==> design/flow/design.v <==
`timescale 1ns / 1ps
module helper_bcd_to_7seg(
    input wire [3:0] bcd_in,
    output reg [6:0] seg_out
);
    always @(*) begin
        case (bcd_in)
            4'd0: seg_out = 7'b1000000;
            4'd1: seg_out = 7'b1111001;
            4'd2: seg_out = 7'b0100100;
            4'd3: seg_out = 7'b0110000;
            4'd4: seg_out = 7'b0011001;
            4'd5: seg_out = 7'b0010010;
            4'd6: seg_out = 7'b0000010;
            4'd7: seg_out = 7'b1111000;
            4'd8: seg_out = 7'b0000000;
            4'd9: seg_out = 7'b0010000;
            4'd10: seg_out = 7'b0111111;  
            default: seg_out = 7'b1111111;  
        endcase
    end
endmodule
`timescale 1ns / 1ps
module seven_seg_display(
    input wire clk,
    input wire reset,  
    input wire [15:0] bcd_digit,   
    output wire [6:0] seg,  
    output wire [3:0] an            
);
    reg [2:0] digit_index;
    reg [3:0] current_bcd;
    reg [19:0] refresh_counter;
    wire [6:0] seg_out;
    helper_bcd_to_7seg d5 (.bcd_in(current_bcd),.seg_out(seg_out));
    always @(posedge clk or posedge reset) begin
        if (reset) begin
            refresh_counter <= 0;
            digit_index <= 0;
        end else begin
            refresh_counter <= refresh_counter + 1;
            if (refresh_counter == 10) begin
                refresh_counter <= 0;
                digit_index <= digit_index + 1;
                if (digit_index == 3'd3)  
                    digit_index <= 0;
            end
        end
    end
    always @(*) begin
        case (digit_index)
            3'd0: current_bcd = bcd_digit[3:0];      
            3'd1: current_bcd = bcd_digit[7:4];      
            3'd2: current_bcd = bcd_digit[11:8];     
            3'd3: current_bcd = bcd_digit[15:12];    
            default: current_bcd = 4'd15;            
        endcase
    end 
    assign seg = seg_out;
reg [3:0] an_reg;
always @(*) begin
    case (digit_index)
        3'd0: an_reg = 4'b1110;  
        3'd1: an_reg = 4'b1101;  
        3'd2: an_reg = 4'b1011;  
        3'd3: an_reg = 4'b0111;  
        default: an_reg = 4'b1111;
    endcase
end
assign an = an_reg;
endmodule
`timescale 1ns / 1ps
module bin_to_bcd #( parameter W = 18)   
  ( input [W-1:0] bin,   
    output reg [W+(W-4)/3:0] bcd);  
  integer i,j;
  always @(bin) begin
    for(i = 0; i <= W+(W-4)/3; i = i+1) bcd[i] = 0;      
    bcd[W-1:0] = bin;                                    
    for(i = 0; i <= W-4; i = i+1)                        
      for(j = 0; j <= i/3; j = j+1)                      
        if (bcd[W-i+4*j -: 4] > 4)                       
          bcd[W-i+4*j -: 4] = bcd[W-i+4*j -: 4] + 4'd3;  
  end
endmodule
`timescale 1ns / 1ps
  module serial_parallel_multiplier(
    input clk, rst,
    input start,
    input [7:0] x, y,
    output reg [15:0] P,
    output reg flag
    );
     reg state;
    reg [7:0] x_reg;
    reg [7:0] y_reg;
    reg s;
    reg [3:0] counter;
    always @(posedge clk , posedge rst) begin
        if (rst) begin
            flag <= 0;
            x_reg <= 0;
            y_reg <= 0;
            P <= 0;
            counter <= 0;
            state <= 0;
        end
        else if (start && state == 0) begin
            state <= 1;
            flag <= 0;
               s <= x[7] ^ y[7];
            y_reg <= y[7] ? (~y + 1) : y;
            x_reg <= x[7] ? (~x + 1) : x;
                P <= 0;
           counter <= 8;
        end
        else if (state) begin
            if (counter > 0) begin
                P <= P + (y_reg[0] ? ({8'b0, x_reg} << (8 - counter)) : 0);
                y_reg <= {y_reg[7], y_reg[7:1]};
                counter <= counter - 1;
            end
            else begin
                P <= s ? (~P + 1) : P;
                flag <= 1;
                state <= 0;
            end
        end
    end
endmodule
`timescale 1ns / 1ps
module top_control_unit(
    input wire clk,
    input wire reset,
    input wire btnL,
    input wire btnR,
    input wire btnC,
    input wire [7:0] multiplicand,
    input wire [7:0] multiplier,
    output wire [6:0] seg,
    output wire [3:0] an,
    output led
);
    wire left_pressed, right_pressed, start_pressed;
    pushbutton_detector pb_left (
        .clk(clk),
        .reset(reset),
        .x(btnL),
        .z(left_pressed)
    );
    pushbutton_detector pb_right (
        .clk(clk),
        .reset(reset),
        .x(btnR),
        .z(right_pressed)
    );
    pushbutton_detector pb_center (
        .clk(clk),
        .reset(reset),
        .x(btnC),
        .z(start_pressed)
    );
    wire [15:0] product;
    wire done;
    serial_parallel_multiplier spm (
        .clk(clk),
        .rst(reset),
        .start(start_pressed),
        .x(multiplicand),
        .y(multiplier),
        .P(product),
        .flag(done)
    );
    assign led = done;
    wire [19:0] bcd_unsigned;
    wire sign_bit = product[15];
    wire [15:0] productabs = sign_bit ? (~product + 1) : product;
    bin_to_bcd #(.W(16)) converter (
        .bin(productabs),
        .bcd(bcd_unsigned)
    );
    reg [1:0] state;
    wire [3:0] d0 = bcd_unsigned[3:0];
    wire [3:0] d1 = bcd_unsigned[7:4];
    wire [3:0] d2 = bcd_unsigned[11:8];
    wire [3:0] d3 = bcd_unsigned[15:12];
    wire [3:0] d4 = bcd_unsigned[19:16];
    wire [3:0] d5 = sign_bit ? 4'd10 : 4'd15;
    reg [15:0] active_digits;   
    wire tick;
    clockDivider #(50) divide (clk,reset,tick);
   always @(posedge clk or posedge reset) begin
    if (reset)
        state <= 0;
    else if (tick) begin
        case (state)
            2'd0: if (right_pressed) state <= 1;
            2'd1: begin
                if (right_pressed) state <= 2;
                else if (left_pressed) state <= 0;
            end
            2'd2: if (left_pressed) state <= 1;
            default: state <= 0;
        endcase
    end
end
    always @(*) begin
        case (state)
            2'd0: active_digits = {d5, d4, d3, d2};  
            2'd1: active_digits = {d5, d3, d2, d1};  
            2'd2: active_digits = {d5, d2, d1, d0};  
            default: active_digits = {d5, d4, d3, d2};
        endcase
    end
    seven_seg_display display_unit (
        .clk(clk),
        .reset(reset),
        .bcd_digit(active_digits),  
        .seg(seg),
        .an(an)
    );
endmodule
module pushbutton_detector(
input clk,reset,x,
output z
    );
wire tick;
clockDivider #(50) divide (clk,reset,tick);
wire out;
debouncer deb(clk,tick,reset,x,out);
wire out2;
synchronizer sync(clk,tick,reset,out,out2);
wire out3;
rising_edge rizz(clk,tick,reset,out2,out3);
assign z = out3;     
endmodule
module rising_edge(
input clk, en, reset, x,
output reg z
    );
    reg x_prev;
    always @(posedge clk or posedge reset) begin
        if (reset) begin
            x_prev <= 0;
            z <= 0;
        end else if (en) begin
            z <= x & ~x_prev;   
            x_prev <= x;
        end
    end
endmodule
module debouncer(input clk, en, rst, in, output out);
reg q1,q2,q3;
always@(posedge clk, posedge rst) begin
if(rst == 1'b1) begin
q1 <= 0;
q2 <= 0;
q3 <= 0;
end
else if (en) begin
q1 <= in;
q2 <= q1;
q3 <= q2;
end
end
assign out = (rst) ? 0 : q1&q2&q3;
endmodule
module synchronizer ( input wire clk, en, rst, sig, output reg sig1 );
 reg meta;
 always @(posedge clk, posedge rst) begin
 if (rst) begin
 meta <= 0;
 sig1 <= 0;
 end
 else if (en) begin
 meta <= sig;
 sig1 <= meta;
 end
 end
endmodule
module clockDivider #(parameter n = 50000000)
(input clk, rst, output tick);
wire [31:0] count;
reg clk_out;
counter_x_bit #(32,n) counterMod
(.clk(clk), .reset(rst),.en(1'b1), .count(count));
assign tick = (count == n-1) && !clk_out;
always @ (posedge clk, posedge rst) begin
if (rst)  
clk_out <= 0;
else if (count == n-1)
clk_out <= ~ clk_out;
end
endmodule
module counter_x_bit #(parameter x = 3, n = 6)
(input clk, reset, en, output reg [x-1:0] count);
always @(posedge clk, posedge reset) begin
if (reset == 1)
    count <= 0; 
else if(!en)
    count <= count; 
else if(count == n-1)
    count <= 0; 
else
    count <= count + 1;
end
endmodule
==> design/flow/run.sh <==
#!/bin/bash
# the make line also repeats each setting of config.mk as NAME=value (left out here)
make -C /OpenROAD-flow-scripts/flow DESIGN_CONFIG=/design/flow/config.mk WORK_HOME=/design/flow/orfs CLKGATE_MAP_FILE= finish
==> design/flow/config.mk <==
export PLATFORM = sky130hd
export DESIGN_NAME = top_control_unit
export DESIGN_NICKNAME = top_control_unit
export VERILOG_FILES = /design/flow/design.v
export SDC_FILE = /design/flow/constraint.sdc
export NUM_CORES = 4
export LEC_CHECK = 0
export ABC_AREA = 1
export CAP_MARGIN = 35
export CORE_MARGIN = 2
export CORE_UTILIZATION = 72
export CTS_CLUSTER_DIAMETER = 214
export CTS_CLUSTER_SIZE = 15
export HOLD_SLACK_MARGIN = -0.08
export PLACE_DENSITY = 0.92
export SETUP_SLACK_MARGIN = 0.78
export SLEW_MARGIN = 20
==> design/flow/constraint.sdc <==
create_clock -name core_clock -period 13.4 [get_ports {clk}]
set_input_delay 2.6800 -clock core_clock [delete_from_list [all_inputs] [get_ports {clk}]]
set_output_delay 2.6800 -clock core_clock [all_outputs]
set_load 0.01 [all_outputs]
==> flow_summary.html, run 1 <==
<h2>Implementation results</h2>
<table>
<tr><th>Metric</th><th>Value</th></tr>
<tr><th colspan="2">Worst hold path</th></tr>
<tr><td>Class of the tightest hold or removal check</td><td>flip-flop to flip-flop</td></tr>
<tr><td>Hold path depth</td><td>1</td></tr>
<tr><td>Sink of the worst hold path</td><td>pb_center.rizz.z</td></tr>
<tr><td>Worst hold path startpoint</td><td>pb_center.rizz.x_prev</td></tr>
<tr><th colspan="2">Power</th></tr>
<tr><td>Relative contribution of the clock network to total power</td><td>41.7%</td></tr>
<tr><td>Biggest consumer</td><td>sequential cells</td></tr>
<tr><td>Power of the combinational group</td><td>28.8 uW</td></tr>
<tr><td>Power density of the placed cells</td><td>54.3 nW/um^2</td></tr>
<tr><td>Fraction of power consumed by combinational cells</td><td>2.4%</td></tr>
<tr><td>Leakage dissipation</td><td>0.0118 uW</td></tr>
<tr><td>Cell-internal power</td><td>920 uW</td></tr>
<tr><td>Worst IR drop on VDD</td><td>0.0000959 V</td></tr>
<tr><td>Clk pwr</td><td>491 uW</td></tr>
<tr><td>Net switching power</td><td>258 uW</td></tr>
<tr><td>Power in sequential cells</td><td>658 uW</td></tr>
<tr><td>Proportion of total power due to net switching</td><td>21.9%</td></tr>
<tr><td>Sequential group share of total power</td><td>55.9%</td></tr>
<tr><th colspan="2">Status</th></tr>
<tr><td>Outcome</td><td>failed layout checks</td></tr>
<tr><td>Layout Check Fails</td><td>negative setup slack</td></tr>
<tr><th colspan="2">Cells and area</th></tr>
<tr><td>Final core utilization</td><td>84.0%</td></tr>
<tr><td>P&amp;R area growth vs syn</td><td>15.5%</td></tr>
<tr><td># nets final</td><td>3119</td></tr>
<tr><th colspan="2">Die</th></tr>
<tr><td>Die width</td><td>166 um</td></tr>
<tr><td>Overall die area</td><td>27400 um^2</td></tr>
<tr><td>Site Rows</td><td>59</td></tr>
<tr><td>FP Core Util</td><td>72.7%</td></tr>
<tr><td>Height of the die</td><td>166 um</td></tr>
<tr><td>Top-Level Pins</td><td>33</td></tr>
<tr><td>Core Area</td><td>25800 um^2</td></tr>
<tr><th colspan="2">Synth</th></tr>
<tr><td>Post-synth design cell area</td><td>18800 um^2</td></tr>
<tr><td>Biggest area contributors in the synthesized netlist</td><td>dfrtp_1 29%, nand2_1 15%, inv_1 9.5%</td></tr>
<tr><td>Flops after synth</td><td>218</td></tr>
<tr><td>Synth unique cells</td><td>66</td></tr>
<tr><td>Fraction of registers with async set/reset</td><td>99.5%</td></tr>
<tr><td>Adder-cell share of the synthesized area</td><td>5.57%</td></tr>
<tr><td>Commonest flop</td><td>dfrtp_1</td></tr>
<tr><td>Ys cells</td><td>2880</td></tr>
<tr><td>Most frequent cell after synthesis</td><td>nand2_1</td></tr>
<tr><td>Count of mapped cells out of synthesis</td><td>2880</td></tr>
<tr><td>Main logic family</td><td>simple AND/OR/NAND/NOR gates</td></tr>
<tr><td>Post-synthesis area per instance</td><td>6.52 um^2</td></tr>
<tr><td>Ao+oa area frac</td><td>9.81%</td></tr>
<tr><td>Area fraction in mux cells</td><td>0.107%</td></tr>
<tr><td>Chip area estimate from yosys synthesis</td><td>18800 um^2</td></tr>
<tr><td>Area share of the leading cell type in the synthesized netlist</td><td>28.8%</td></tr>
<tr><td>Top cells by instance count after synthesis</td><td>749 x nand2_1, 477 x inv_1, 331 x nand3_1</td></tr>
<tr><td>Library cell occupying the most area in the post-synthesis netlist</td><td>dfrtp_1</td></tr>
<tr><td>Count of library flops with an enable pin</td><td>1</td></tr>
<tr><td>Number of warnings issued by yosys</td><td>11</td></tr>
<tr><td>XORs/XNORs by Area</td><td>3.39%</td></tr>
<tr><td>Seq/Total Area, Yosys</td><td>29.1%</td></tr>
<tr><td>Syn nets</td><td>2984</td></tr>
<tr><td>Simple-Gate Area Share</td><td>40.7%</td></tr>
<tr><th colspan="2">Critical path</th></tr>
<tr><td>Element type at the critical path end</td><td>primary output</td></tr>
<tr><td>Count of cells along the worst register-to-register path</td><td>32</td></tr>
<tr><td>Critical Path Source</td><td>spm.P[5]</td></tr>
<tr><td>Peak per-stage delay on the critical path</td><td>0.46 ns</td></tr>
<tr><td>CP Depth</td><td>88</td></tr>
<tr><td>Data required time of the worst path</td><td>10.72 ns</td></tr>
<tr><td>Endpoint arrival time on the critical path</td><td>11.01 ns</td></tr>
<tr><td>Largest driver fanout on the critical path</td><td>7</td></tr>
<tr><td>Delay-heaviest family, CP</td><td>simple AND/OR/NAND/NOR gates</td></tr>
<tr><td>Worst setup path class</td><td>flip-flop to primary output</td></tr>
<tr><td>Crit path to</td><td>seg[0]</td></tr>
<tr><td>Crit path buf inv count</td><td>17</td></tr>
<tr><td>Critical R2R Capture</td><td>spm.P[14]</td></tr>
<tr><td>Cell type with the highest occurrence count on the critical path</td><td>nand2_2</td></tr>
<tr><td>Category of the worst setup path launch point</td><td>flip-flop</td></tr>
<tr><td>Worst setup slack for register-to-register paths</td><td>8.01 ns</td></tr>
<tr><td>Worst r2r src</td><td>spm.counter[0]</td></tr>
<tr><td>Slowest cell on crit path</td><td>dfrtp_2</td></tr>
<tr><th colspan="2">Clock network</th></tr>
<tr><td>Clk latency late pin</td><td>0.50 ns</td></tr>
<tr><td>Reg clk slew, reported paths</td><td>0.08 ns</td></tr>
<tr><td>Cell at the root of the clock tree</td><td>clkbuf_16</td></tr>
<tr><td>TritonCTS clock tree</td><td>done</td></tr>
<tr><td>Maximum number of buffers from clock root to sink</td><td>3</td></tr>
<tr><td>Number of clock sinks seen by CTS</td><td>218</td></tr>
<tr><td>Number of clock buffers inserted by TritonCTS</td><td>18</td></tr>
<tr><td>H-tree lvl count</td><td>1</td></tr>
<tr><th colspan="2">Detailed routing</th></tr>
<tr><td>DR pass1 iterations</td><td>17</td></tr>
<tr><td>Detail-routed via count per cell</td><td>6.16</td></tr>
<tr><td>Antenna diodes</td><td>0</td></tr>
<tr><td>Count of unresolved DRC violations after routing</td><td>0</td></tr>
<tr><td>Number of antenna-violating nets in the routed design</td><td>0</td></tr>
<tr><td>Wire length after detailed routing</td><td>53100 um</td></tr>
<tr><td>Avg WL per Cell</td><td>15.8 um</td></tr>
<tr><td>Total vias in the final route</td><td>20700</td></tr>
<tr><td>Initial DRC count</td><td>2400</td></tr>
<tr><th colspan="2">Placed design</th></tr>
<tr><td>Half-perimeter wire length of the detailed placement result</td><td>31500 um</td></tr>
<tr><td>Final GP Congestion</td><td>0.906</td></tr>
<tr><td>Worst setup slack after placement</td><td>-0.429 ns</td></tr>
<tr><td>Port Buffer Count</td><td>32</td></tr>
<tr><th colspan="2">Timing</th></tr>
<tr><td>Final critical-path setup slack</td><td>-0.294 ns</td></tr>
<tr><td>Worst hold slack after final layout</td><td>0.457 ns</td></tr>
<tr><td>Number of setup violations in the final report</td><td>7</td></tr>
<tr><td>Final count of pins violating max slew</td><td>0</td></tr>
<tr><td>Max_slew headroom</td><td>22.8%</td></tr>
<tr><td>Post-layout period usage of the worst path</td><td>102%</td></tr>
<tr><td>Max frequency</td><td>73.0 MHz</td></tr>
<tr><td>Final Hold Viols</td><td>0</td></tr>
<tr><td>Unrepaired setup endpoints after global routing</td><td>yes</td></tr>
<tr><td>Largest clock skew in the final design</td><td>0.0186 ns</td></tr>
<tr><td>Final worst path period need</td><td>13.69 ns</td></tr>
<tr><td>Transition at the pin with the smallest max-transition slack</td><td>1.15 ns</td></tr>
<tr><th colspan="2">GRT</th></tr>
<tr><td>Overall global routing resource usage</td><td>32.8%</td></tr>
<tr><td>Vias in the first global route</td><td>18200</td></tr>
<tr><td>Wire length of the first global-routing pass</td><td>76200 um</td></tr>
<tr><td>Maximum number of pins on one net before global-route repair</td><td>96</td></tr>
<tr><td>Initial antenna violation count</td><td>0</td></tr>
<tr><td>Total grt overflow</td><td>0</td></tr>
<tr><th colspan="2">Flow run</th></tr>
<tr><td>Tool Warnings</td><td>58</td></tr>
<tr><td>Number of violations of the max-capacitance limit</td><td>0</td></tr>
</table>
metrics by stage:
step	instances	setup TNS [ns]	area, um^2	power, uW
after CTS	3325	0	20900	1180
final	3359	-1.44	21700	1180
after detailed placement	3230	-2.38	19500	700
after global placement	3229	0	19500	699
after floorplan	2880	0	18800	687
after global routing	3359	-6.75	21700	1210
area by class of cell:
class,instances,area (um^2)
Multi-Input combinational cell,2106,12100
Sequential cell,218,5470
Fill cell,1564,4150
Inverter,530,2030
Timing Repair Buffer,141,1160
Clock buffer,27,484
Tap cell,335,419
Clock inverter,2,25.0
metal layers:
metal | GRT usage [%] | routed length [um]
met5 | 0 | 0
met4 | 13.0 | 3430
met3 | 3.67 | 4300
met2 | 59.8 | 25300
met1 | 39.4 | 20000
what timing repair did:
item,4_1_cts,5_1_grt
setup endpoints to repair,7,7
endpoints found under the hold margin,0,0
pin swaps,67,92
resized,145,138
hold buffers,0,0
setup buffers,66,33
==> run 2, diff against run 1 <==
Settings changed: ABC_AREA 1 to default, CAP_MARGIN 35 to 20, CTS_CLUSTER_DIAMETER 214 to default, CTS_CLUSTER_SIZE 15 to default, HOLD_SLACK_MARGIN -0.08 to default, PLACE_DENSITY 0.92 to 0.67, SETUP_SLACK_MARGIN 0.78 to 2.47.
Clock period 13.4 ns to 18.7 ns, I/O delays scaled along.
==> run 2 against run 1 <==
Effect of this change:
- largest cell class unchanged
- synthesized cell count is 20% lower
- the run now finishes clean
- clock skew is 0.0090 ns lower
- sequential share of layout area is 0.70 points lower
- sequential cell count stayed put
==> flow_summary.html, run 2 <==
<h2>Implementation results</h2>
<table>
<tr><th>Metric</th><th>Value</th></tr>
<tr><th colspan="2">Worst hold path</th></tr>
<tr><td>Class of the tightest hold or removal check</td><td>flip-flop to flip-flop</td></tr>
<tr><td>Hold path depth</td><td>1</td></tr>
<tr><td>Worst hold path startpoint</td><td>divide.clk_out</td></tr>
<tr><td>Sink of the worst hold path</td><td>divide.clk_out</td></tr>
<tr><th colspan="2">Timing</th></tr>
<tr><td>Final critical-path setup slack</td><td>0.500 ns</td></tr>
<tr><td>Number of setup violations in the final report</td><td>0</td></tr>
<tr><td>Unrepaired setup endpoints after global routing</td><td>yes</td></tr>
<tr><td>Largest clock skew in the final design</td><td>0.00964 ns</td></tr>
<tr><td>Post-layout period usage of the worst path</td><td>97.3%</td></tr>
<tr><td>Final Hold Viols</td><td>0</td></tr>
<tr><td>Final count of pins violating max slew</td><td>0</td></tr>
<tr><td>Final worst path period need</td><td>18.20 ns</td></tr>
<tr><td>Worst hold slack after final layout</td><td>0.478 ns</td></tr>
<tr><td>Transition at the pin with the smallest max-transition slack</td><td>1.06 ns</td></tr>
<tr><td>Max frequency</td><td>54.9 MHz</td></tr>
<tr><td>Max_slew headroom</td><td>28.9%</td></tr>
<tr><th colspan="2">GRT</th></tr>
<tr><td>Maximum number of pins on one net before global-route repair</td><td>96</td></tr>
<tr><td>Total grt overflow</td><td>0</td></tr>
<tr><td>Overall global routing resource usage</td><td>34.4%</td></tr>
<tr><td>Wire length of the first global-routing pass</td><td>83700 um</td></tr>
<tr><td>Initial antenna violation count</td><td>0</td></tr>
<tr><td>Vias in the first global route</td><td>17900</td></tr>
<tr><th colspan="2">Placed design</th></tr>
<tr><td>Final GP Congestion</td><td>0.981</td></tr>
<tr><td>Worst setup slack after placement</td><td>-0.242 ns</td></tr>
<tr><td>Port Buffer Count</td><td>32</td></tr>
<tr><td>Half-perimeter wire length of the detailed placement result</td><td>33600 um</td></tr>
<tr><th colspan="2">Critical path</th></tr>
<tr><td>Cell type with the highest occurrence count on the critical path</td><td>buf_4</td></tr>
<tr><td>Delay-heaviest family, CP</td><td>simple AND/OR/NAND/NOR gates</td></tr>
<tr><td>Worst setup path class</td><td>flip-flop to primary output</td></tr>
<tr><td>Worst r2r src</td><td>spm.counter[0]</td></tr>
<tr><td>Endpoint arrival time on the critical path</td><td>14.46 ns</td></tr>
<tr><td>Data required time of the worst path</td><td>14.96 ns</td></tr>
<tr><td>Crit path buf inv count</td><td>15</td></tr>
<tr><td>Slowest cell on crit path</td><td>or4_4</td></tr>
<tr><td>Critical R2R Capture</td><td>spm.P[15]</td></tr>
<tr><td>Category of the worst setup path launch point</td><td>flip-flop</td></tr>
<tr><td>Largest driver fanout on the critical path</td><td>10</td></tr>
<tr><td>Peak per-stage delay on the critical path</td><td>0.55 ns</td></tr>
<tr><td>Critical Path Source</td><td>spm.P[4]</td></tr>
<tr><td>Element type at the critical path end</td><td>primary output</td></tr>
<tr><td>Worst setup slack for register-to-register paths</td><td>13.21 ns</td></tr>
<tr><td>Count of cells along the worst register-to-register path</td><td>23</td></tr>
<tr><td>Crit path to</td><td>seg[3]</td></tr>
<tr><td>CP Depth</td><td>66</td></tr>
<tr><th colspan="2">Synth</th></tr>
<tr><td>Count of library flops with an enable pin</td><td>1</td></tr>
<tr><td>Biggest area contributors in the synthesized netlist</td><td>dfrtp_1 28%, xnor2_1 7.4%, ha_1 5.3%</td></tr>
<tr><td>Library cell occupying the most area in the post-synthesis netlist</td><td>dfrtp_1</td></tr>
<tr><td>Commonest flop</td><td>dfrtp_1</td></tr>
<tr><td>XORs/XNORs by Area</td><td>10.5%</td></tr>
<tr><td>Area fraction in mux cells</td><td>4.52%</td></tr>
<tr><td>Top cells by instance count after synthesis</td><td>223 x nand2_1, 216 x dfrtp_1, 204 x nor2_1</td></tr>
<tr><td>Chip area estimate from yosys synthesis</td><td>19400 um^2</td></tr>
<tr><td>Most frequent cell after synthesis</td><td>nand2_1</td></tr>
<tr><td>Number of warnings issued by yosys</td><td>11</td></tr>
<tr><td>Fraction of registers with async set/reset</td><td>99.5%</td></tr>
<tr><td>Syn nets</td><td>2417</td></tr>
<tr><td>Main logic family</td><td>AND-OR/OR-AND gates</td></tr>
<tr><td>Area share of the leading cell type in the synthesized netlist</td><td>27.9%</td></tr>
<tr><td>Count of mapped cells out of synthesis</td><td>2313</td></tr>
<tr><td>Synth unique cells</td><td>124</td></tr>
<tr><td>Ys cells</td><td>2313</td></tr>
<tr><td>Flops after synth</td><td>218</td></tr>
<tr><td>Simple-Gate Area Share</td><td>23.8%</td></tr>
<tr><td>Post-synthesis area per instance</td><td>8.38 um^2</td></tr>
<tr><td>Adder-cell share of the synthesized area</td><td>5.40%</td></tr>
<tr><td>Post-synth design cell area</td><td>19400 um^2</td></tr>
<tr><td>Seq/Total Area, Yosys</td><td>28.2%</td></tr>
<tr><td>Ao+oa area frac</td><td>23.9%</td></tr>
<tr><th colspan="2">Detailed routing</th></tr>
<tr><td>Count of unresolved DRC violations after routing</td><td>0</td></tr>
<tr><td>Initial DRC count</td><td>2066</td></tr>
<tr><td>Total vias in the final route</td><td>19100</td></tr>
<tr><td>Detail-routed via count per cell</td><td>6.91</td></tr>
<tr><td>Avg WL per Cell</td><td>19.1 um</td></tr>
<tr><td>Number of antenna-violating nets in the routed design</td><td>0</td></tr>
<tr><td>DR pass1 iterations</td><td>6</td></tr>
<tr><td>Antenna diodes</td><td>0</td></tr>
<tr><td>Wire length after detailed routing</td><td>52900 um</td></tr>
<tr><th colspan="2">Clock network</th></tr>
<tr><td>TritonCTS clock tree</td><td>done</td></tr>
<tr><td>Cell at the root of the clock tree</td><td>clkbuf_16</td></tr>
<tr><td>Reg clk slew, reported paths</td><td>0.06 ns</td></tr>
<tr><td>Number of clock sinks seen by CTS</td><td>218</td></tr>
<tr><td>Number of buffers added to fix hold violations after cts</td><td>0</td></tr>
<tr><td>Maximum number of buffers from clock root to sink</td><td>3</td></tr>
<tr><td>Number of clock buffers inserted by TritonCTS</td><td>21</td></tr>
<tr><td>H-tree lvl count</td><td>1</td></tr>
<tr><td>Clk latency late pin</td><td>0.50 ns</td></tr>
<tr><th colspan="2">Cells and area</th></tr>
<tr><td>Fillers</td><td>1580</td></tr>
<tr><td># nets final</td><td>2515</td></tr>
<tr><td>Final core utilization</td><td>83.7%</td></tr>
<tr><td>P&amp;R area growth vs syn</td><td>15.1%</td></tr>
<tr><th colspan="2">Flow run</th></tr>
<tr><td>Tool Warnings</td><td>62</td></tr>
<tr><td>Number of violations of the max-capacitance limit</td><td>0</td></tr>
<tr><th colspan="2">Die</th></tr>
<tr><td>Top-Level Pins</td><td>33</td></tr>
<tr><td>FP Core Util</td><td>72.7%</td></tr>
<tr><td>Die width</td><td>168 um</td></tr>
<tr><td>Core Area</td><td>26700 um^2</td></tr>
<tr><td>Overall die area</td><td>28200 um^2</td></tr>
<tr><td>Site Rows</td><td>60</td></tr>
<tr><td>Height of the die</td><td>168 um</td></tr>
<tr><th colspan="2">Power</th></tr>
<tr><td>Power density of the placed cells</td><td>40.9 nW/um^2</td></tr>
<tr><td>Proportion of total power due to net switching</td><td>21.3%</td></tr>
<tr><td>Clk pwr</td><td>420 uW</td></tr>
<tr><td>Sequential group share of total power</td><td>51.8%</td></tr>
<tr><td>Fraction of power consumed by combinational cells</td><td>2.2%</td></tr>
<tr><td>Power in sequential cells</td><td>472 uW</td></tr>
<tr><td>Worst IR drop on VDD</td><td>0.0000842 V</td></tr>
<tr><td>Power of the combinational group</td><td>19.9 uW</td></tr>
<tr><td>Biggest consumer</td><td>sequential cells</td></tr>
<tr><td>Leakage dissipation</td><td>0.00940 uW</td></tr>
<tr><td>Cell-internal power</td><td>717 uW</td></tr>
<tr><td>Relative contribution of the clock network to total power</td><td>46.1%</td></tr>
<tr><td>Net switching power</td><td>194 uW</td></tr>
<tr><th colspan="2">Status</th></tr>
<tr><td>Outcome</td><td>no timing/DRC/antenna violations</td></tr>
</table>
## run 2: what timing repair did
item                                    CTS  global route
buffers inserted                         71            27
pin swaps                                51            33
endpoints found under the setup margin    7             7
endpoints found under the hold margin     0             0
resized                                 120            67
## run 2: stage by stage
| stage | instance area [um^2] | TNS, ns | cells | power (uW) |
|---|---|---|---|---|
| floorplan | 19700 | 0 | 2313 | 492 |
| global placement | 20100 | 0 | 2631 | 501 |
| detailed placement | 20100 | -0.747 | 2631 | 501 |
| CTS | 21700 | 0 | 2739 | 918 |
| global route | 22300 | 0 | 2766 | 938 |
| finish | 22300 | 0 | 2766 | 912 |
## run 2: cell type report
class / instances / area (um^2) / area share (%)
Multi-Input combinational cell: 1927 / 14200 / 63.6
Sequential cell: 218 / 5470 / 24.5
Timing Repair Buffer: 143 / 1140 / 5.11
Clock buffer: 30 / 599 / 2.69
Tap cell: 341 / 427 / 1.91
Inverter: 100 / 395 / 1.77
Clock inverter: 7 / 78.8 / 0.353
## run 2: layer usage
metal | global-route usage (%) | vias up | wire length, um
met5 | 0 | - | 0
met4 | 11.7 | 0 | 2380
met3 | 3.41 | 285 | 3640
met2 | 61.2 | 968 | 25800
met1 | 44.1 | 9082 | 21100
li1 | - | 8786 | -
==> run 3, diff against run 2 <==
Settings changed: CELL_PAD_IN_SITES_DETAIL_PLACEMENT from default to 2, CORE_UTILIZATION 72 to 40, CTS_CLUSTER_SIZE from default to 87, GPL_ROUTABILITY_DRIVEN from default to 0, PLACE_DENSITY 0.67 to default, SETUP_SLACK_MARGIN 2.47 to default.
Clock period 18.7 ns to 30.0 ns, I/O delays scaled along.
==> run 3 against run 2 <==
Effect of this change:
- still clean
- combinational power down 32%
- sequential cell count unchanged
- critical path depth up 2
- worst setup slack better by 4.0 ns
- register-to-register slack better by 10 ns
- first-iteration DRC count down 38%
- clock power down 28%
- sequential power down 38%
- die size up 78%
- largest cell class unchanged
==> flow_summary.html, run 3 <==
<h2>Implementation results</h2>
<table>
<tr><th>Metric</th><th>Value</th></tr>
<tr><th colspan="2">Status</th></tr>
<tr><td>Outcome</td><td>no timing/DRC/antenna violations</td></tr>
<tr><th colspan="2">Detailed routing</th></tr>
<tr><td>Count of unresolved DRC violations after routing</td><td>0</td></tr>
<tr><td>Number of antenna-violating nets in the routed design</td><td>0</td></tr>
<tr><td>Wire length after detailed routing</td><td>74500 um</td></tr>
<tr><td>Antenna diodes</td><td>0</td></tr>
<tr><td>Total vias in the final route</td><td>19000</td></tr>
<tr><td>Avg WL per Cell</td><td>25.4 um</td></tr>
<tr><td>Detail-routed via count per cell</td><td>6.46</td></tr>
<tr><td>DR pass1 iterations</td><td>5</td></tr>
<tr><td>Initial DRC count</td><td>1271</td></tr>
<tr><th colspan="2">Timing</th></tr>
<tr><td>Max frequency</td><td>39.3 MHz</td></tr>
<tr><td>Unrepaired setup endpoints after global routing</td><td>no</td></tr>
<tr><td>Number of setup violations in the final report</td><td>0</td></tr>
<tr><td>Final critical-path setup slack</td><td>4.55 ns</td></tr>
<tr><td>Post-layout period usage of the worst path</td><td>84.8%</td></tr>
<tr><td>Fin Setup TNS</td><td>0 ns</td></tr>
<tr><td>Max_slew headroom</td><td>23.9%</td></tr>
<tr><td>Largest clock skew in the final design</td><td>0.0304 ns</td></tr>
<tr><td>Final Hold Viols</td><td>0</td></tr>
<tr><td>Worst hold slack after final layout</td><td>0.494 ns</td></tr>
<tr><td>Transition at the pin with the smallest max-transition slack</td><td>1.13 ns</td></tr>
<tr><td>Final worst path period need</td><td>25.45 ns</td></tr>
<tr><td>Final count of pins violating max slew</td><td>0</td></tr>
<tr><th colspan="2">Critical path</th></tr>
<tr><td>Data required time of the worst path</td><td>24.00 ns</td></tr>
<tr><td>Endpoint arrival time on the critical path</td><td>19.45 ns</td></tr>
<tr><td>Count of cells along the worst register-to-register path</td><td>25</td></tr>
<tr><td>Delay-heaviest family, CP</td><td>AND-OR/OR-AND gates</td></tr>
<tr><td>CP Depth</td><td>68</td></tr>
<tr><td>Peak per-stage delay on the critical path</td><td>0.70 ns</td></tr>
<tr><td>Crit path to</td><td>seg[3]</td></tr>
<tr><td>Largest driver fanout on the critical path</td><td>10</td></tr>
<tr><td>Worst setup slack for register-to-register paths</td><td>23.50 ns</td></tr>
<tr><td>Element type at the critical path end</td><td>primary output</td></tr>
<tr><td>Critical R2R Capture</td><td>spm.P[15]</td></tr>
<tr><td>Slowest cell on crit path</td><td>o31ai_1</td></tr>
<tr><td>Worst r2r src</td><td>spm.counter[0]</td></tr>
<tr><td>Category of the worst setup path launch point</td><td>flip-flop</td></tr>
<tr><td>Crit path buf inv count</td><td>9</td></tr>
<tr><td>Critical Path Source</td><td>spm.P[0]</td></tr>
<tr><td>Cell type with the highest occurrence count on the critical path</td><td>ha_1</td></tr>
<tr><td>Worst setup path class</td><td>flip-flop to primary output</td></tr>
<tr><th colspan="2">Synth</th></tr>
<tr><td>Synth unique cells</td><td>124</td></tr>
<tr><td>Area fraction in mux cells</td><td>4.52%</td></tr>
<tr><td>Post-synthesis area per instance</td><td>8.38 um^2</td></tr>
<tr><td>Main logic family</td><td>AND-OR/OR-AND gates</td></tr>
<tr><td>Most frequent cell after synthesis</td><td>nand2_1</td></tr>
<tr><td>Biggest area contributors in the synthesized netlist</td><td>dfrtp_1 28%, xnor2_1 7.4%, ha_1 5.3%</td></tr>
<tr><td>Ys cells</td><td>2313</td></tr>
<tr><td>Chip area estimate from yosys synthesis</td><td>19400 um^2</td></tr>
<tr><td>Flops after synth</td><td>218</td></tr>
<tr><td>Count of library flops with an enable pin</td><td>1</td></tr>
<tr><td>XORs/XNORs by Area</td><td>10.5%</td></tr>
<tr><td>Syn nets</td><td>2417</td></tr>
<tr><td>Simple-Gate Area Share</td><td>23.8%</td></tr>
<tr><td>Ao+oa area frac</td><td>23.9%</td></tr>
<tr><td>Number of warnings issued by yosys</td><td>11</td></tr>
<tr><td>Count of mapped cells out of synthesis</td><td>2313</td></tr>
<tr><td>Post-synth design cell area</td><td>19400 um^2</td></tr>
<tr><td>Top cells by instance count after synthesis</td><td>223 x nand2_1, 216 x dfrtp_1, 204 x nor2_1</td></tr>
<tr><td>Commonest flop</td><td>dfrtp_1</td></tr>
<tr><td>Seq/Total Area, Yosys</td><td>28.2%</td></tr>
<tr><td>Area share of the leading cell type in the synthesized netlist</td><td>27.9%</td></tr>
<tr><td>Library cell occupying the most area in the post-synthesis netlist</td><td>dfrtp_1</td></tr>
<tr><td>Fraction of registers with async set/reset</td><td>99.5%</td></tr>
<tr><td>Adder-cell share of the synthesized area</td><td>5.40%</td></tr>
<tr><th colspan="2">Die</th></tr>
<tr><td>Die width</td><td>224 um</td></tr>
<tr><td>Top-Level Pins</td><td>33</td></tr>
<tr><td>Overall die area</td><td>50200 um^2</td></tr>
<tr><td>Core Area</td><td>47700 um^2</td></tr>
<tr><td>FP Core Util</td><td>40.6%</td></tr>
<tr><td>Site Rows</td><td>80</td></tr>
<tr><td>Height of the die</td><td>224 um</td></tr>
<tr><th colspan="2">Cells and area</th></tr>
<tr><td>Fillers</td><td>5214</td></tr>
<tr><td># nets final</td><td>2411</td></tr>
<tr><td>P&amp;R area growth vs syn</td><td>8.16%</td></tr>
<tr><td>Post-route cell area</td><td>21000 um^2</td></tr>
<tr><th colspan="2">GRT</th></tr>
<tr><td>Vias in the first global route</td><td>21500</td></tr>
<tr><td>Total grt overflow</td><td>0</td></tr>
<tr><td>Overall global routing resource usage</td><td>29.7%</td></tr>
<tr><td>Wire length of the first global-routing pass</td><td>122000 um</td></tr>
<tr><td>Maximum number of pins on one net before global-route repair</td><td>102</td></tr>
<tr><td>Initial antenna violation count</td><td>0</td></tr>
<tr><th colspan="2">Clock network</th></tr>
<tr><td>Maximum number of buffers from clock root to sink</td><td>3</td></tr>
<tr><td>Number of buffers added to fix hold violations after cts</td><td>0</td></tr>
<tr><td># resized after CTS</td><td>0</td></tr>
<tr><td>Cell at the root of the clock tree</td><td>clkbuf_16</td></tr>
<tr><td>TritonCTS clock tree</td><td>done</td></tr>
<tr><td>Setup Fix Bufs, Post-CTS</td><td>0</td></tr>
<tr><td>Number of clock buffers inserted by TritonCTS</td><td>23</td></tr>
<tr><td>Number of clock sinks seen by CTS</td><td>218</td></tr>
<tr><td>H-tree lvl count</td><td>1</td></tr>
<tr><td>Reg clk slew, reported paths</td><td>0.07 ns</td></tr>
<tr><td>Clk latency late pin</td><td>0.56 ns</td></tr>
<tr><th colspan="2">Power</th></tr>
<tr><td>Clk pwr</td><td>302 uW</td></tr>
<tr><td>Power density of the placed cells</td><td>29.1 nW/um^2</td></tr>
<tr><td>Biggest consumer</td><td>the clock network</td></tr>
<tr><td>Power of the combinational group</td><td>13.5 uW</td></tr>
<tr><td>Fraction of power consumed by combinational cells</td><td>2.2%</td></tr>
<tr><td>Proportion of total power due to net switching</td><td>22.9%</td></tr>
<tr><td>Worst IR drop on VDD</td><td>0.0000554 V</td></tr>
<tr><td>Cell-internal power</td><td>470 uW</td></tr>
<tr><td>Net switching power</td><td>140 uW</td></tr>
<tr><td>Power in sequential cells</td><td>294 uW</td></tr>
<tr><td>Relative contribution of the clock network to total power</td><td>49.6%</td></tr>
<tr><td>Sequential group share of total power</td><td>48.2%</td></tr>
<tr><td>Leakage dissipation</td><td>0.00875 uW</td></tr>
<tr><th colspan="2">Worst hold path</th></tr>
<tr><td>Sink of the worst hold path</td><td>pb_right.divide.counterMod.count[15]</td></tr>
<tr><td>Hold path depth</td><td>1</td></tr>
<tr><td>Worst hold path startpoint</td><td>pb_right.divide.counterMod.count[15]</td></tr>
<tr><td>Class of the tightest hold or removal check</td><td>flip-flop to flip-flop</td></tr>
<tr><th colspan="2">Placed design</th></tr>
<tr><td>Placed inst area</td><td>20200 um^2</td></tr>
<tr><td>Port Buffer Count</td><td>32</td></tr>
<tr><td>Worst setup slack after placement</td><td>5.70 ns</td></tr>
<tr><td>Half-perimeter wire length of the detailed placement result</td><td>52500 um</td></tr>
<tr><th colspan="2">Flow run</th></tr>
<tr><td>Tool Warnings</td><td>59</td></tr>
<tr><td>Number of violations of the max-capacitance limit</td><td>0</td></tr>
</table>
run 3: area by class of cell:
type	instances	area [um^2]	area share, %
clock buffer	35	671	3.20
clock inverter	7	95.1	0.454
inverter	100	383	1.83
multi-input combinational	1927	13200	63.1
sequential	218	5460	26.1
tap	615	769	3.67
timing repair buffer	37	358	1.71
run 3: layer usage:
layer  share of wire [%]  GRT usage [%]  up-vias
met1                  40           33.6     9799
met2                  54           57.1      419
li1                    -              -     8580
met3                 2.6           2.51      187
met4                 3.7           12.3        0
met5                   0              0        -
run 3: metrics by stage:
step,total power [uW],instances,utilization (%)
after floorplan,307,2313,-
after global placement,313,2897,42.2
after detailed placement,313,2897,42.2
after CTS,616,2939,43.8
after global routing,624,2939,43.9
final,610,2939,43.9
==> run 4, diff against run 3 <==
Settings changed: CAP_MARGIN 20 to 15, CELL_PAD_IN_SITES_DETAIL_PLACEMENT 2 to 0, CELL_PAD_IN_SITES_GLOBAL_PLACEMENT from default to 2, CORE_UTILIZATION 40 to 54, CTS_CLUSTER_DIAMETER from default to 253, CTS_CLUSTER_SIZE 87 to 98, GPL_ROUTABILITY_DRIVEN 0 to default, MAX_ROUTING_LAYER from default to met4, PLACE_DENSITY_LB_ADDON from default to 0.02, SETUP_SLACK_MARGIN from default to -0.48, SLEW_MARGIN 20 to 40, TNS_END_PERCENT from default to 65.
Clock period 30.0 ns to 16.2 ns, I/O delays scaled along.
==> run 4 against run 3 <==
Effect of this change:
- the run now fails in global placement without I/O (3_1_place_gp_skip_io)
- synthesized area did not move
- die size decreased by 25%
- synthesized cell count is the same
==> flow_summary.html, run 4 <==
<h3>Run summary</h3>
<table>
<tr><th>Metric</th><th>Value</th></tr>
<tr><th colspan="2">Status</th></tr>
<tr><td>Outcome</td><td>did not finish</td></tr>
<tr><td>Stage reached</td><td>global placement without I/O (3_1_place_gp_skip_io)</td></tr>
<tr><td>Error that halted the flow</td><td>[ERROR FLW-0024] Place density exceeds 1.0 (current PLACE_DENSITY_LB_ADDON =  0.02). Please check if the value of  PLACE_DENSITY_LB_ADDON is between 0 and 0.99.</td></tr>
<tr><th colspan="2">Die</th></tr>
<tr><td>FP Core Util</td><td>54.6%</td></tr>
<tr><td>Core Area</td><td>35500 um^2</td></tr>
<tr><td>Overall die area</td><td>37400 um^2</td></tr>
<tr><td>Die width</td><td>193 um</td></tr>
<tr><td>Site Rows</td><td>69</td></tr>
<tr><td>Height of the die</td><td>193 um</td></tr>
<tr><th colspan="2">Synth</th></tr>
<tr><td>Synth unique cells</td><td>124</td></tr>
<tr><td>Number of warnings issued by yosys</td><td>11</td></tr>
<tr><td>Syn nets</td><td>2417</td></tr>
<tr><td>Simple-Gate Area Share</td><td>23.8%</td></tr>
<tr><td>Most frequent cell after synthesis</td><td>nand2_1</td></tr>
<tr><td>Commonest flop</td><td>dfrtp_1</td></tr>
<tr><td>Post-synth design cell area</td><td>19400 um^2</td></tr>
<tr><td>Area share of the leading cell type in the synthesized netlist</td><td>27.9%</td></tr>
<tr><td>Ao+oa area frac</td><td>23.9%</td></tr>
<tr><td>Seq/Total Area, Yosys</td><td>28.2%</td></tr>
<tr><td>Library cell occupying the most area in the post-synthesis netlist</td><td>dfrtp_1</td></tr>
<tr><td>Chip area estimate from yosys synthesis</td><td>19400 um^2</td></tr>
<tr><td>Post-synthesis area per instance</td><td>8.38 um^2</td></tr>
<tr><td>Area fraction in mux cells</td><td>4.52%</td></tr>
<tr><td>Adder-cell share of the synthesized area</td><td>5.40%</td></tr>
<tr><td>Count of library flops with an enable pin</td><td>1</td></tr>
<tr><td>Ys cells</td><td>2313</td></tr>
<tr><td>Main logic family</td><td>AND-OR/OR-AND gates</td></tr>
<tr><td>Top cells by instance count after synthesis</td><td>223 x nand2_1, 216 x dfrtp_1, 204 x nor2_1</td></tr>
<tr><td>Fraction of registers with async set/reset</td><td>99.5%</td></tr>
<tr><td>Flops after synth</td><td>218</td></tr>
<tr><td>Biggest area contributors in the synthesized netlist</td><td>dfrtp_1 28%, xnor2_1 7.4%, ha_1 5.3%</td></tr>
<tr><td>XORs/XNORs by Area</td><td>10.5%</td></tr>
<tr><td>Count of mapped cells out of synthesis</td><td>2313</td></tr>
</table>
==> run 5, diff against run 4 <==
Settings changed: CAP_MARGIN 15 to 20, CELL_PAD_IN_SITES_DETAIL_PLACEMENT 0 to default, CELL_PAD_IN_SITES_GLOBAL_PLACEMENT 2 to default, CORE_UTILIZATION 54 to 13, CTS_CLUSTER_DIAMETER 253 to default, CTS_CLUSTER_SIZE 98 to default, MAX_ROUTING_LAYER met4 to default, PLACE_DENSITY_LB_ADDON 0.02 to default, SETUP_SLACK_MARGIN -0.48 to default, SLEW_MARGIN 40 to 20, TNS_END_PERCENT 65 to default.
Clock period 16.2 ns to 40.7 ns, I/O delays scaled along.
==> run 5 against run 4 <==
Effect of this change:
- the run now finishes clean
- synthesized area unchanged
- synthesized cell count did not move
- die size increased to 4.1 times the previous value
==> flow_summary.html, run 5 <==
<h2>Implementation results</h2>
<table>
<tr><th>Metric</th><th>Value</th></tr>
<tr><th colspan="2">Clock network</th></tr>
<tr><td>TritonCTS clock tree</td><td>done</td></tr>
<tr><td>Cell at the root of the clock tree</td><td>clkbuf_16</td></tr>
<tr><td>Maximum number of buffers from clock root to sink</td><td>3</td></tr>
<tr><td>Reg clk slew, reported paths</td><td>0.06 ns</td></tr>
<tr><td>Number of clock buffers inserted by TritonCTS</td><td>24</td></tr>
<tr><td>Clk latency late pin</td><td>0.52 ns</td></tr>
<tr><td># resized after CTS</td><td>0</td></tr>
<tr><td>H-tree lvl count</td><td>1</td></tr>
<tr><td>Number of clock sinks seen by CTS</td><td>218</td></tr>
<tr><td>Number of buffers added to fix hold violations after cts</td><td>0</td></tr>
<tr><td>Setup Fix Bufs, Post-CTS</td><td>0</td></tr>
<tr><th colspan="2">Timing</th></tr>
<tr><td>Final worst path period need</td><td>26.16 ns</td></tr>
<tr><td>Transition at the pin with the smallest max-transition slack</td><td>1.10 ns</td></tr>
<tr><td>Number of setup violations in the final report</td><td>0</td></tr>
<tr><td>Worst hold slack after final layout</td><td>0.466 ns</td></tr>
<tr><td>Final count of pins violating max slew</td><td>0</td></tr>
<tr><td>Fin Setup TNS</td><td>0 ns</td></tr>
<tr><td>Unrepaired setup endpoints after global routing</td><td>no</td></tr>
<tr><td>Largest clock skew in the final design</td><td>0.00684 ns</td></tr>
<tr><td>Final Hold Viols</td><td>0</td></tr>
<tr><td>Max_slew headroom</td><td>26.5%</td></tr>
<tr><td>Max frequency</td><td>38.2 MHz</td></tr>
<tr><td>Post-layout period usage of the worst path</td><td>64.3%</td></tr>
<tr><th colspan="2">Synth</th></tr>
<tr><td>Library cell occupying the most area in the post-synthesis netlist</td><td>dfrtp_1</td></tr>
<tr><td>Seq/Total Area, Yosys</td><td>28.2%</td></tr>
<tr><td>Post-synth design cell area</td><td>19400 um^2</td></tr>
<tr><td>Ys cells</td><td>2313</td></tr>
<tr><td>Count of library flops with an enable pin</td><td>1</td></tr>
<tr><td>Most frequent cell after synthesis</td><td>nand2_1</td></tr>
<tr><td>Count of mapped cells out of synthesis</td><td>2313</td></tr>
<tr><td>Synth unique cells</td><td>124</td></tr>
<tr><td>Biggest area contributors in the synthesized netlist</td><td>dfrtp_1 28%, xnor2_1 7.4%, ha_1 5.3%</td></tr>
<tr><td>XORs/XNORs by Area</td><td>10.5%</td></tr>
<tr><td>Flops after synth</td><td>218</td></tr>
<tr><td>Commonest flop</td><td>dfrtp_1</td></tr>
<tr><td>Area share of the leading cell type in the synthesized netlist</td><td>27.9%</td></tr>
<tr><td>Number of warnings issued by yosys</td><td>11</td></tr>
<tr><td>Post-synthesis area per instance</td><td>8.38 um^2</td></tr>
<tr><td>Ao+oa area frac</td><td>23.9%</td></tr>
<tr><td>Adder-cell share of the synthesized area</td><td>5.40%</td></tr>
<tr><td>Syn nets</td><td>2417</td></tr>
<tr><td>Main logic family</td><td>AND-OR/OR-AND gates</td></tr>
<tr><td>Fraction of registers with async set/reset</td><td>99.5%</td></tr>
<tr><td>Top cells by instance count after synthesis</td><td>223 x nand2_1, 216 x dfrtp_1, 204 x nor2_1</td></tr>
<tr><td>Simple-Gate Area Share</td><td>23.8%</td></tr>
<tr><td>Chip area estimate from yosys synthesis</td><td>19400 um^2</td></tr>
<tr><td>Area fraction in mux cells</td><td>4.52%</td></tr>
<tr><th colspan="2">Detailed routing</th></tr>
<tr><td>Total vias in the final route</td><td>17200</td></tr>
<tr><td>Number of antenna-violating nets in the routed design</td><td>0</td></tr>
<tr><td>Wire length after detailed routing</td><td>48000 um</td></tr>
<tr><td>Antenna diodes</td><td>0</td></tr>
<tr><td>Detail-routed via count per cell</td><td>4.05</td></tr>
<tr><td>DR pass1 iterations</td><td>5</td></tr>
<tr><td>Count of unresolved DRC violations after routing</td><td>0</td></tr>
<tr><td>Initial DRC count</td><td>1230</td></tr>
<tr><td>Avg WL per Cell</td><td>11.3 um</td></tr>
<tr><th colspan="2">Placed design</th></tr>
<tr><td>Half-perimeter wire length of the detailed placement result</td><td>36200 um</td></tr>
<tr><td>Final GP Congestion</td><td>0.832</td></tr>
<tr><td>Port Buffer Count</td><td>32</td></tr>
<tr><td>Placed inst area</td><td>21800 um^2</td></tr>
<tr><th colspan="2">Cells and area</th></tr>
<tr><td>Post-route cell area</td><td>22700 um^2</td></tr>
<tr><td># nets final</td><td>2413</td></tr>
<tr><td>P&amp;R area growth vs syn</td><td>17.0%</td></tr>
<tr><th colspan="2">Power</th></tr>
<tr><td>Sequential group share of total power</td><td>47.9%</td></tr>
<tr><td>Power of the combinational group</td><td>9.54 uW</td></tr>
<tr><td>Power in sequential cells</td><td>217 uW</td></tr>
<tr><td>Clk pwr</td><td>226 uW</td></tr>
<tr><td>Cell-internal power</td><td>356 uW</td></tr>
<tr><td>Total power after layout</td><td>452 uW</td></tr>
<tr><td>Worst IR drop on VDD</td><td>0.0000337 V</td></tr>
<tr><td>Proportion of total power due to net switching</td><td>21.2%</td></tr>
<tr><td>Relative contribution of the clock network to total power</td><td>50.0%</td></tr>
<tr><td>Net switching power</td><td>96.0 uW</td></tr>
<tr><td>Power density of the placed cells</td><td>20.0 nW/um^2</td></tr>
<tr><td>Leakage dissipation</td><td>0.00879 uW</td></tr>
<tr><td>Fraction of power consumed by combinational cells</td><td>2.1%</td></tr>
<tr><td>Biggest consumer</td><td>the clock network</td></tr>
<tr><th colspan="2">Die</th></tr>
<tr><td>FP Core Util</td><td>13.1%</td></tr>
<tr><td>Top-Level Pins</td><td>33</td></tr>
<tr><td>Core Area</td><td>148000 um^2</td></tr>
<tr><td>Height of the die</td><td>390 um</td></tr>
<tr><td>Site Rows</td><td>141</td></tr>
<tr><td>Overall die area</td><td>152000 um^2</td></tr>
<tr><td>Die width</td><td>390 um</td></tr>
<tr><th colspan="2">Worst hold path</th></tr>
<tr><td>Hold path depth</td><td>1</td></tr>
<tr><td>Class of the tightest hold or removal check</td><td>flip-flop to flip-flop</td></tr>
<tr><td>Worst hold path startpoint</td><td>pb_center.divide.counterMod.count[31]</td></tr>
<tr><td>Sink of the worst hold path</td><td>pb_center.divide.counterMod.count[31]</td></tr>
<tr><th colspan="2">Critical path</th></tr>
<tr><td>Category of the worst setup path launch point</td><td>flip-flop</td></tr>
<tr><td>Worst setup path class</td><td>flip-flop to primary output</td></tr>
<tr><td>Data required time of the worst path</td><td>32.56 ns</td></tr>
<tr><td>Crit path buf inv count</td><td>9</td></tr>
<tr><td>Worst setup slack for register-to-register paths</td><td>34.99 ns</td></tr>
<tr><td>Critical Path Source</td><td>spm.P[5]</td></tr>
<tr><td>Delay-heaviest family, CP</td><td>simple AND/OR/NAND/NOR gates</td></tr>
<tr><td>CP Depth</td><td>68</td></tr>
<tr><td>Element type at the critical path end</td><td>primary output</td></tr>
<tr><td>Crit path to</td><td>seg[3]</td></tr>
<tr><td>Largest driver fanout on the critical path</td><td>10</td></tr>
<tr><td>Peak per-stage delay on the critical path</td><td>0.62 ns</td></tr>
<tr><td>Endpoint arrival time on the critical path</td><td>18.02 ns</td></tr>
<tr><td>Worst r2r src</td><td>spm.counter[0]</td></tr>
<tr><td>Slowest cell on crit path</td><td>or4_4</td></tr>
<tr><td>Count of cells along the worst register-to-register path</td><td>23</td></tr>
<tr><td>Cell type with the highest occurrence count on the critical path</td><td>ha_1</td></tr>
<tr><td>Critical R2R Capture</td><td>spm.P[15]</td></tr>
<tr><th colspan="2">Flow run</th></tr>
<tr><td>Tool Warnings</td><td>57</td></tr>
<tr><td>Number of violations of the max-capacitance limit</td><td>0</td></tr>
<tr><th colspan="2">GRT</th></tr>
<tr><td>Overall global routing resource usage</td><td>6.10%</td></tr>
<tr><td>Maximum number of pins on one net before global-route repair</td><td>82</td></tr>
<tr><td>Wire length of the first global-routing pass</td><td>81300 um</td></tr>
<tr><td>Initial antenna violation count</td><td>3</td></tr>
<tr><td>Total grt overflow</td><td>0</td></tr>
<tr><td>Vias in the first global route</td><td>16200</td></tr>
<tr><th colspan="2">Status</th></tr>
<tr><td>Outcome</td><td>no timing/DRC/antenna violations</td></tr>
</table>
==> run 5: final cells by class <==
class / instances / area (um^2)
Fill cell: 16700 / 125000
Inverter: 100 / 383
Clock buffer: 36 / 727
Sequential cell: 218 / 5460
Timing Repair Buffer: 38 / 365
Clock inverter: 8 / 104
Multi-Input combinational cell: 1927 / 13200
Tap cell: 1930 / 2410
==> run 5: metrics by stage <==
| step | worst slack [ns] | std cells | utilization (%) |
|---|---|---|---|
| detailed placement | 15.32 | 4213 | 14.8 |
| finish | 14.54 | 4257 | 15.3 |
| floorplan | 17.70 | 2313 | - |
| global route | 13.26 | 4257 | 15.3 |
| global placement | 15.72 | 4213 | 14.8 |
| CTS | 14.66 | 4257 | 15.3 |
==> run 5: layer usage <==
layer	GRT usage [%]	wire length (um)	up-vias	share of wire, %
li1	-	-	8608	-
met1	8.25	22800	8227	48
met2	10.5	22700	343	47
met3	0.492	1750	54	3.7
met4	1.38	718	6	1.5
met5	0	39	-	0.081
==> run 6, diff against run 5 <==
Settings changed: CORE_UTILIZATION 13 to 65, SETUP_SLACK_MARGIN from default to 5.0.
Clock period 40.7 ns to 18.6 ns, I/O delays scaled along.
==> run 6 against run 5 <==
Effect of this change:
- first-iteration DRC count rose by 39%
- wire length increased by 0.92%
- worst setup slack worse by 14 ns
- clock-buffer cell count shrank 6
- synthesized area unchanged
- sequential share of layout area increased by 0.36 points
- sequential power up 120%
- sequential cell count stayed put
- critical path depth up 1
- critical path type unchanged
- largest cell class unchanged
- largest power group is now sequential cells
==> flow_summary.html, run 6 <==
<h2>Implementation results</h2>
<table>
<tr><th>Metric</th><th>Value</th></tr>
<tr><th colspan="2">Timing</th></tr>
<tr><td>Final worst path period need</td><td>17.65 ns</td></tr>
<tr><td>Final Hold Viols</td><td>0</td></tr>
<tr><td>Post-layout period usage of the worst path</td><td>94.9%</td></tr>
<tr><td>Max frequency</td><td>56.7 MHz</td></tr>
<tr><td>Transition at the pin with the smallest max-transition slack</td><td>1.11 ns</td></tr>
<tr><td>Worst hold slack after final layout</td><td>0.474 ns</td></tr>
<tr><td>Final critical-path setup slack</td><td>0.948 ns</td></tr>
<tr><td>Unrepaired setup endpoints after global routing</td><td>yes</td></tr>
<tr><td>Number of setup violations in the final report</td><td>0</td></tr>
<tr><td>Largest clock skew in the final design</td><td>0.0136 ns</td></tr>
<tr><td>Final count of pins violating max slew</td><td>0</td></tr>
<tr><td>Max_slew headroom</td><td>25.2%</td></tr>
<tr><th colspan="2">Clock network</th></tr>
<tr><td>Reg clk slew, reported paths</td><td>0.06 ns</td></tr>
<tr><td>TritonCTS clock tree</td><td>done</td></tr>
<tr><td>Maximum number of buffers from clock root to sink</td><td>3</td></tr>
<tr><td>Number of clock sinks seen by CTS</td><td>218</td></tr>
<tr><td>H-tree lvl count</td><td>1</td></tr>
<tr><td>Cell at the root of the clock tree</td><td>clkbuf_16</td></tr>
<tr><td>Number of clock buffers inserted by TritonCTS</td><td>22</td></tr>
<tr><td>Number of buffers added to fix hold violations after cts</td><td>0</td></tr>
<tr><td>Clk latency late pin</td><td>0.50 ns</td></tr>
<tr><th colspan="2">Synth</th></tr>
<tr><td>Synth unique cells</td><td>124</td></tr>
<tr><td>Biggest area contributors in the synthesized netlist</td><td>dfrtp_1 28%, xnor2_1 7.4%, ha_1 5.3%</td></tr>
<tr><td>Most frequent cell after synthesis</td><td>nand2_1</td></tr>
<tr><td>Ys cells</td><td>2313</td></tr>
<tr><td>Post-synthesis area per instance</td><td>8.38 um^2</td></tr>
<tr><td>Top cells by instance count after synthesis</td><td>223 x nand2_1, 216 x dfrtp_1, 204 x nor2_1</td></tr>
<tr><td>Fraction of registers with async set/reset</td><td>99.5%</td></tr>
<tr><td>Number of warnings issued by yosys</td><td>11</td></tr>
<tr><td>Post-synth design cell area</td><td>19400 um^2</td></tr>
<tr><td>Count of mapped cells out of synthesis</td><td>2313</td></tr>
<tr><td>Main logic family</td><td>AND-OR/OR-AND gates</td></tr>
<tr><td>Area fraction in mux cells</td><td>4.52%</td></tr>
<tr><td>Library cell occupying the most area in the post-synthesis netlist</td><td>dfrtp_1</td></tr>
<tr><td>Area share of the leading cell type in the synthesized netlist</td><td>27.9%</td></tr>
<tr><td>Adder-cell share of the synthesized area</td><td>5.40%</td></tr>
<tr><td>Chip area estimate from yosys synthesis</td><td>19400 um^2</td></tr>
<tr><td>Syn nets</td><td>2417</td></tr>
<tr><td>Count of library flops with an enable pin</td><td>1</td></tr>
<tr><td>Seq/Total Area, Yosys</td><td>28.2%</td></tr>
<tr><td>Commonest flop</td><td>dfrtp_1</td></tr>
<tr><td>Flops after synth</td><td>218</td></tr>
<tr><td>Simple-Gate Area Share</td><td>23.8%</td></tr>
<tr><td>XORs/XNORs by Area</td><td>10.5%</td></tr>
<tr><td>Ao+oa area frac</td><td>23.9%</td></tr>
<tr><th colspan="2">Die</th></tr>
<tr><td>FP Core Util</td><td>65.7%</td></tr>
<tr><td>Core Area</td><td>29500 um^2</td></tr>
<tr><td>Overall die area</td><td>31200 um^2</td></tr>
<tr><td>Die width</td><td>177 um</td></tr>
<tr><td>Height of the die</td><td>177 um</td></tr>
<tr><td>Site Rows</td><td>63</td></tr>
<tr><td>Top-Level Pins</td><td>33</td></tr>
<tr><th colspan="2">Detailed routing</th></tr>
<tr><td>Detail-routed via count per cell</td><td>6.52</td></tr>
<tr><td>Number of antenna-violating nets in the routed design</td><td>0</td></tr>
<tr><td>Wire length after detailed routing</td><td>48500 um</td></tr>
<tr><td>Total vias in the final route</td><td>18400</td></tr>
<tr><td>Avg WL per Cell</td><td>17.2 um</td></tr>
<tr><td>Antenna diodes</td><td>0</td></tr>
<tr><td>Count of unresolved DRC violations after routing</td><td>0</td></tr>
<tr><td>Initial DRC count</td><td>1708</td></tr>
<tr><td>DR pass1 iterations</td><td>6</td></tr>
<tr><th colspan="2">Critical path</th></tr>
<tr><td>Data required time of the worst path</td><td>14.88 ns</td></tr>
<tr><td>Endpoint arrival time on the critical path</td><td>13.93 ns</td></tr>
<tr><td>Count of cells along the worst register-to-register path</td><td>23</td></tr>
<tr><td>Element type at the critical path end</td><td>primary output</td></tr>
<tr><td>Crit path buf inv count</td><td>11</td></tr>
<tr><td>CP Depth</td><td>69</td></tr>
<tr><td>Critical R2R Capture</td><td>spm.P[14]</td></tr>
<tr><td>Worst r2r src</td><td>spm.counter[0]</td></tr>
<tr><td>Delay-heaviest family, CP</td><td>AND-OR/OR-AND gates</td></tr>
<tr><td>Crit path to</td><td>seg[3]</td></tr>
<tr><td>Critical Path Source</td><td>spm.P[3]</td></tr>
<tr><td>Largest driver fanout on the critical path</td><td>6</td></tr>
<tr><td>Worst setup path class</td><td>flip-flop to primary output</td></tr>
<tr><td>Category of the worst setup path launch point</td><td>flip-flop</td></tr>
<tr><td>Worst setup slack for register-to-register paths</td><td>13.14 ns</td></tr>
<tr><td>Peak per-stage delay on the critical path</td><td>0.59 ns</td></tr>
<tr><td>Cell type with the highest occurrence count on the critical path</td><td>ha_4</td></tr>
<tr><td>Slowest cell on crit path</td><td>or4_4</td></tr>
<tr><th colspan="2">Power</th></tr>
<tr><td>Clk pwr</td><td>463 uW</td></tr>
<tr><td>Biggest consumer</td><td>sequential cells</td></tr>
<tr><td>Proportion of total power due to net switching</td><td>21.0%</td></tr>
<tr><td>Leakage dissipation</td><td>0.00938 uW</td></tr>
<tr><td>Sequential group share of total power</td><td>49.6%</td></tr>
<tr><td>Power density of the placed cells</td><td>42.8 nW/um^2</td></tr>
<tr><td>Power in sequential cells</td><td>474 uW</td></tr>
<tr><td>Power of the combinational group</td><td>19.8 uW</td></tr>
<tr><td>Net switching power</td><td>201 uW</td></tr>
<tr><td>Cell-internal power</td><td>756 uW</td></tr>
<tr><td>Worst IR drop on VDD</td><td>0.0000806 V</td></tr>
<tr><td>Fraction of power consumed by combinational cells</td><td>2.1%</td></tr>
<tr><td>Relative contribution of the clock network to total power</td><td>48.4%</td></tr>
<tr><th colspan="2">GRT</th></tr>
<tr><td>Initial antenna violation count</td><td>0</td></tr>
<tr><td>Vias in the first global route</td><td>17200</td></tr>
<tr><td>Overall global routing resource usage</td><td>30.1%</td></tr>
<tr><td>Wire length of the first global-routing pass</td><td>80800 um</td></tr>
<tr><td>Total grt overflow</td><td>0</td></tr>
<tr><td>Maximum number of pins on one net before global-route repair</td><td>97</td></tr>
<tr><th colspan="2">Cells and area</th></tr>
<tr><td>Final core utilization</td><td>75.8%</td></tr>
<tr><td>P&amp;R area growth vs syn</td><td>15.4%</td></tr>
<tr><td>Fillers</td><td>2150</td></tr>
<tr><td># nets final</td><td>2511</td></tr>
<tr><th colspan="2">Placed design</th></tr>
<tr><td>Final GP Congestion</td><td>0.918</td></tr>
<tr><td>Port Buffer Count</td><td>32</td></tr>
<tr><td>Half-perimeter wire length of the detailed placement result</td><td>33200 um</td></tr>
<tr><td>Worst setup slack after placement</td><td>-0.107 ns</td></tr>
<tr><th colspan="2">Worst hold path</th></tr>
<tr><td>Sink of the worst hold path</td><td>divide.clk_out</td></tr>
<tr><td>Worst hold path startpoint</td><td>divide.clk_out</td></tr>
<tr><td>Hold path depth</td><td>1</td></tr>
<tr><td>Class of the tightest hold or removal check</td><td>flip-flop to flip-flop</td></tr>
<tr><th colspan="2">Flow run</th></tr>
<tr><td>Tool Warnings</td><td>62</td></tr>
<tr><td>Number of violations of the max-capacitance limit</td><td>0</td></tr>
<tr><th colspan="2">Status</th></tr>
<tr><td>Outcome</td><td>no timing/DRC/antenna violations</td></tr>
</table>
-- run 6: repair_timing --
action,in CTS,in global routing
pin swaps,53,39
resized,114,67
setup endpoints to repair,7,7
buffers inserted,58,28
-- run 6: stage by stage --
stage | setup TNS (ns) | instance area (um^2) | power [uW] | std cells
2_1_floorplan | 0 | 19700 | 495 | 2313
3_3_place_gp | 0 | 20300 | 504 | 2687
3_5_place_dp | -0.318 | 20300 | 504 | 2687
4_1_cts | 0 | 21800 | 968 | 2785
5_1_grt | 0 | 22400 | 988 | 2813
6_report | 0 | 22400 | 957 | 2813
-- run 6: routing by layer --
layer	GRT usage, %	vias up	part of all wire [%]
met5	0	-	0
met4	7.75	0	2.0
met3	2.30	106	4.3
met2	51.5	581	49
met1	41.4	8871	45
li1	-	8794	-
-- run 6: cell type report --
cell class / count / area, um^2 / area share (%)
multi-input cells: 1927 / 14100 / 63.3
clock buffers: 30 / 652 / 2.92
inverters: 100 / 395 / 1.77
clock inverters: 10 / 116 / 0.521
flip-flops and latches: 218 / 5470 / 24.5
well taps: 390 / 488 / 2.18
repair buffers: 138 / 1090 / 4.87
Power figures rest on the tool's default switching activity, not on a simulated workload.
